// Top
module Top(
  input         clock,
                reset,
  input  [31:0] io_address,
  input         io_addr_strobe,
  input  [31:0] io_write_data,
  input         io_write_strobe,
  input  [3:0]  io_byte_enable,
  input         io_read_strobe,
  output [31:0] io_read_data,
  input  [15:0] sw,
  output [15:0] led,
  output [7:0]  anode_assert,
  output [6:0]  segs
);
export LEC_CHECK = 0
export CAP_MARGIN = 20
export CELL_PAD_IN_SITES_GLOBAL_PLACEMENT = 0
export CORE_MARGIN = 2
export CORE_UTILIZATION = 70
export CTS_CLUSTER_SIZE = 37
export MAX_ROUTING_LAYER = met5
export MIN_ROUTING_LAYER = met1
export PLACE_DENSITY = 0.64
export SLEW_MARGIN = 20
create_clock -name core_clock -period 3.82 [get_ports {clock}]
run.sh (not shown) runs the stock make flow with config.mk's settings and CLKGATE_MAP_FILE=.
The baseline never finished: it broke off in 5_1_grt, error GRT-0232.
Rerun with:
Settings changed: CELL_PAD_IN_SITES_GLOBAL_PLACEMENT 0 to not set, CORE_UTILIZATION 70 to 66, CTS_CLUSTER_SIZE 37 to not set, MAX_ROUTING_LAYER met5 to not set, MIN_ROUTING_LAYER met1 to not set, PLACE_DENSITY 0.64 to not set.
Clock period 3.82 ns to 1.06 ns, I/O delays scaled along.
With this change the flow never finished: it broke off in 4_1_cts.
Synthesized area does not change.
Synthesized cell count stays the same.
Die size goes up by about 6%.
Rerun with:
Settings changed: CAP_MARGIN 20 to 0, CORE_UTILIZATION 66 to 67, CTS_CLUSTER_SIZE set to 33.
Clock period 1.06 ns to 3.69 ns, I/O delays scaled along.
The new run completed, yet does not pass: setup timing.
Synthesized area is unchanged.
Die size went down slightly.
Synthesized cell count does not change.
Rerun with:
Settings changed: ABC_AREA set to 1, CAP_MARGIN 0 to 20, CORE_UTILIZATION 67 to 72, CTS_CLUSTER_SIZE 33 to not set, PLACE_DENSITY_LB_ADDON set to 0.04, SETUP_SLACK_MARGIN set to 0.27.
Clock period 3.69 ns to 0.995 ns, I/O delays scaled along.
What happened:
- The new run did not get past 3_5_place_dp
- die area is about the same
- synthesized cell count climbs by 26%
- synthesized area climbs by 7.8%
Rerun with:
Settings changed: ABC_AREA 1 to not set, CORE_UTILIZATION 72 to 40, PLACE_DENSITY_LB_ADDON 0.04 to not set, SETUP_SLACK_MARGIN 0.27 to not set.
Clock period 0.995 ns to 4.45 ns, I/O delays scaled along.
The changed run finished with timing, DRC and antenna clean.
Area after synthesis shrinks by a little under a tenth.
Die size grows by well over a third.
Synthesized cell count shrinks by about a fifth.
Rerun with:
Settings changed: ABC_AREA set to 1, CORE_UTILIZATION 40 to 72, PLACE_DENSITY set to 0.92, SETUP_SLACK_MARGIN set to -0.1.
Clock period 4.45 ns to 0.995 ns, I/O delays scaled along.
What happened: Now the flow did not get past 3_5_place_dp. Synthesized area rose by a little under a tenth. Synthesized cell count climbs by a quarter to a third. Die area shrinks by well over a third.

---

Top again, from the RTL that the note above started with.
==> flow/config.mk <==
export PLATFORM = sky130hd
export DESIGN_NAME = Top
export DESIGN_NICKNAME = Top
export VERILOG_FILES = /design/flow/design.v
export SDC_FILE = /design/flow/constraint.sdc
export NUM_CORES = 4
export LEC_CHECK = 0
export ABC_AREA = 1
export CAP_MARGIN = 5
export CELL_PAD_IN_SITES_DETAIL_PLACEMENT = 1
export CELL_PAD_IN_SITES_GLOBAL_PLACEMENT = 1
export CORE_ASPECT_RATIO = 1.06
export CORE_MARGIN = 2
export CORE_UTILIZATION = 38
export GPL_ROUTABILITY_DRIVEN = 0
export MAX_ROUTING_LAYER = met5
export MIN_ROUTING_LAYER = met1
export SLEW_MARGIN = 0
export TNS_END_PERCENT = 20
==> flow/constraint.sdc <==
create_clock -name core_clock -period 3.82 [get_ports {clock}]
set_input_delay 0.7640 -clock core_clock [delete_from_list [all_inputs] [get_ports {clock}]]
set_output_delay 0.7640 -clock core_clock [all_outputs]
set_load 0.01 [all_outputs]
The baseline reached the layout checks and failed them: setup timing.
Then changed:
Settings changed: ABC_AREA 1 to default, CAP_MARGIN 5 to 20, CELL_PAD_IN_SITES_DETAIL_PLACEMENT 1 to default, CELL_PAD_IN_SITES_GLOBAL_PLACEMENT 1 to default, CORE_ASPECT_RATIO 1.06 to default, CORE_UTILIZATION 38 to 40, GPL_ROUTABILITY_DRIVEN 0 to default, MAX_ROUTING_LAYER met5 to default, MIN_ROUTING_LAYER met1 to default, SLEW_MARGIN 0 to 20, TNS_END_PERCENT 20 to default.
Clock period 3.82 ns to 4.5 ns, I/O delays scaled along.
After rerunning: The changed run went through all stages and came out clean. Routed wire length shrinks by 26%. Via count shrinks by 17%. First-iteration DRC count grows by 4.8%.
Then changed:
Settings changed: CAP_MARGIN 20 to 0, CORE_UTILIZATION 40 to 71, CTS_CLUSTER_DIAMETER from default to 26, CTS_CLUSTER_SIZE from default to 37, SETUP_SLACK_MARGIN from default to 0.23.
Clock period 4.5 ns to 3.81 ns, I/O delays scaled along.
What happened: With this change the flow stopped in clock tree synthesis (DPL-0033). Die size came out lower by 43%. Synthesized cell count stays the same. Area after synthesis stays the same.
Then changed:
Settings changed: CAP_MARGIN 0 to 35, CORE_UTILIZATION 71 to 68, CTS_CLUSTER_DIAMETER 26 to default, CTS_CLUSTER_SIZE 37 to 36, HOLD_SLACK_MARGIN from default to -0.08, SETUP_SLACK_MARGIN 0.23 to default.
Clock period 3.81 ns to 3.79 ns, I/O delays scaled along.
What happened:
- With this change the flow finished but fails on setup timing
- synthesized area does not change
- synthesized cell count is unchanged
- die size increases by 4.3%
Then changed:
Settings changed: ABC_AREA from default to 1, CAP_MARGIN 35 to 20, CTS_CLUSTER_SIZE 36 to default, HOLD_SLACK_MARGIN -0.08 to default.
Clock period 3.79 ns to 0.995 ns, I/O delays scaled along.
Result: The changed run ended with an error in detailed placement (DPL-0038); die area rose by about 7.5%; area after synthesis rose by about 8%; synthesized cell count rose by 26%.

---

Setup of v10:
Top again, from the RTL that the note above started with.
export LEC_CHECK = 0
export CAP_MARGIN = 20
export CELL_PAD_IN_SITES_GLOBAL_PLACEMENT = 0
export CORE_MARGIN = 2
export CORE_UTILIZATION = 72
export CTS_CLUSTER_DIAMETER = 197
export MAX_ROUTING_LAYER = met5
export MIN_ROUTING_LAYER = met1
export PLACE_DENSITY = 0.4
export SETUP_SLACK_MARGIN = 0.1
export SLEW_MARGIN = 20
create_clock -name core_clock -period 1.73 [get_ports {clock}]
In the summary table, v10 is marked failed, with error DPL-0033 raised in detailed placement (3_5_place_dp).
What v29 does differently from v10 at the input level:
Settings: CTS_CLUSTER_DIAMETER: 197 -> unset; PLACE_DENSITY: 0.4 -> unset; CORE_UTILIZATION: 72 -> 67; MAX_ROUTING_LAYER: met5 -> unset; CELL_PAD_IN_SITES_GLOBAL_PLACEMENT: 0 -> unset; MIN_ROUTING_LAYER: met1 -> unset; SETUP_SLACK_MARGIN: 0.1 -> unset; the clock period (ns, I/O delays scaled along): 1.73 -> 3.98.
Notes after the runs:
Re xor/xnor share of the synthesized area: no difference whatsoever between v29 and v10.
On multiplexer area fraction after synthesis, v10 tracks v29 almost exactly.
Compared with v10, v29 shows a lower final RePlAce weighted congestion.
[flow] v29 | stages: complete | final checks: fail | reason: setup timing
v10: DPL-0033 in detailed placement (3_5_place_dp) -> run aborted
For v22, these inputs were changed with respect to v29:
Settings: CTS_CLUSTER_DIAMETER: unset -> 180; CORE_UTILIZATION: 67 -> 39; PLACE_DENSITY_LB_ADDON: unset -> 0.19; GPL_TIMING_DRIVEN: unset -> 1; MIN_ROUTING_LAYER: unset -> met2; the clock period (ns, I/O delays scaled along): 3.98 -> 4.5.
### Flow results
v22 finished all stages; the layout is clean.
Of v29 and v22, the lower global-route track usage on met3 belongs to v29.
For v29, the worst setup path startpoint was mmioSubsystem.sevenSegDisplay.seg7.count[1]$_SDFFE_PP0P_, unlike v22, where it was io_address[5].
A class of the most critical setup path of flop to primary output is what v29 shows, while input pin to primary output belongs to v22.
Sort v29 and v22 by setup slack desc -> top: v22
Compared v22 vs v29, and proportion of cell area occupied by registers is up in v22.
Compared with v29, in v22 utilization moved down; post-layout total power moved down; combinational power moved down; vertical die dimension moved up.
Relative to v29, the first-pass GRT wire length measured on v22 has increased slightly.
Modified inputs, v30 compared to v22
Settings: an added CELL_PAD_IN_SITES_GLOBAL_PLACEMENT of 0; a change of MIN_ROUTING_LAYER from met2 to met1; a change of CORE_UTILIZATION from 39 to 58; an added MAX_ROUTING_LAYER of met5; a deleted CTS_CLUSTER_DIAMETER that had been 180; a deleted GPL_TIMING_DRIVEN that had been 1; a change of the clock period (ns, I/O delays scaled along) from 4.5 to 3.82.
Findings:
- [compare] base=v22 new=v30: post-place instance area increased by 0.49% relative to the old numbers; cell total after placement decreased by 102 relative to the old numbers; cell count along the critical path increased by 4 relative to the old numbers; cell count decreased by about 5% relative to the old numbers.
- Reported for v30 and v22, synthesized cell count turned out identical to the last digit.
- v22: flow completed, timing, DRC and antenna clean
- What the final checks of v30 revealed, after a flow that finished every stage, was a layout that fails on setup timing.
- Side by side, global-route usage turned out lower in v30 than in v22.
- ~same hold slack in v30 and v22
- Aggregate negative setup slack was higher in v22 than in v30.
- Re worst setup slack: v30 and v22 aren't equal, and the lower value belongs to v30.
- The flip-flop and latch area was comparable across v30 and v22.
#### Input delta (v56 over v30)
Settings: CORE_UTILIZATION changed from 58 to 22; SETUP_SLACK_MARGIN newly set to -0.09; SLEW_MARGIN changed from 20 to 40; CORE_ASPECT_RATIO newly set to 1.06; CELL_PAD_IN_SITES_GLOBAL_PLACEMENT changed from 0 to 1; CAP_MARGIN changed from 20 to 5; CELL_PAD_IN_SITES_DETAIL_PLACEMENT newly set to 1.
Results
Row total global routing track utilization: v56 lower / v30 higher
In the metrics for v56 and v30, the one carrying the higher routed wirelength normalized by instance count is v56.
Delta (v56 minus v30): total die size went up 0.034 sq mm, combinational power share now smaller, number of global-route vias before repair shows an increase of 940.
v56 completed end to end; final checks failed (setup timing).
The run showing the greater register share of total power is v30.
Lower wire length after detailed routing among v56 and v30: v30
Looking at worst-case setup margin in the final layout, v56 sits 29 ps below v30.
Compared v56 vs v30, and die boundary width is up in v56.
Setup changes, v56 to v53
Settings: changing CORE_UTILIZATION from 22 to 38; removing SETUP_SLACK_MARGIN (formerly -0.09); changing SLEW_MARGIN from 40 to 35; setting ABC_AREA to 1 for the first time; setting GPL_ROUTABILITY_DRIVEN to 0 for the first time; removing PLACE_DENSITY_LB_ADDON (formerly 0.19); setting TNS_END_PERCENT to 80 for the first time.
==> comparison <==
Diff v56 -> v53: power share of the clock group went down by 1.3 points; utilization went up by 19 points; met1 wire length went down by 250 microns; fraction of area in non-clock buffers went down by 3.4 points.
v56 ended up with mmioSubsystem.sevenSegDisplay.seg7.count[1]$_SDFFE_PP0P_ as its worst setup path startpoint; v53 ended up with mmioSubsystem.sevenSegDisplay.seg7.count[0]$_SDFFE_PP0P_.
Synthesized cell count (v56 / v53): 0.79
Of v56 and v53, the higher aggregate global-route resource usage belongs to v53.
From the logs: v53 reached the end of the flow and failed the layout checks with setup timing.
On footprint of the multi-input gates, v56 tracks v53 almost exactly.
For clock latency of the later-clocked register in the worst-skew pair, v56 and v53 come out practically identical.
Power figures rest on the tool's default switching activity, not on a simulated workload.
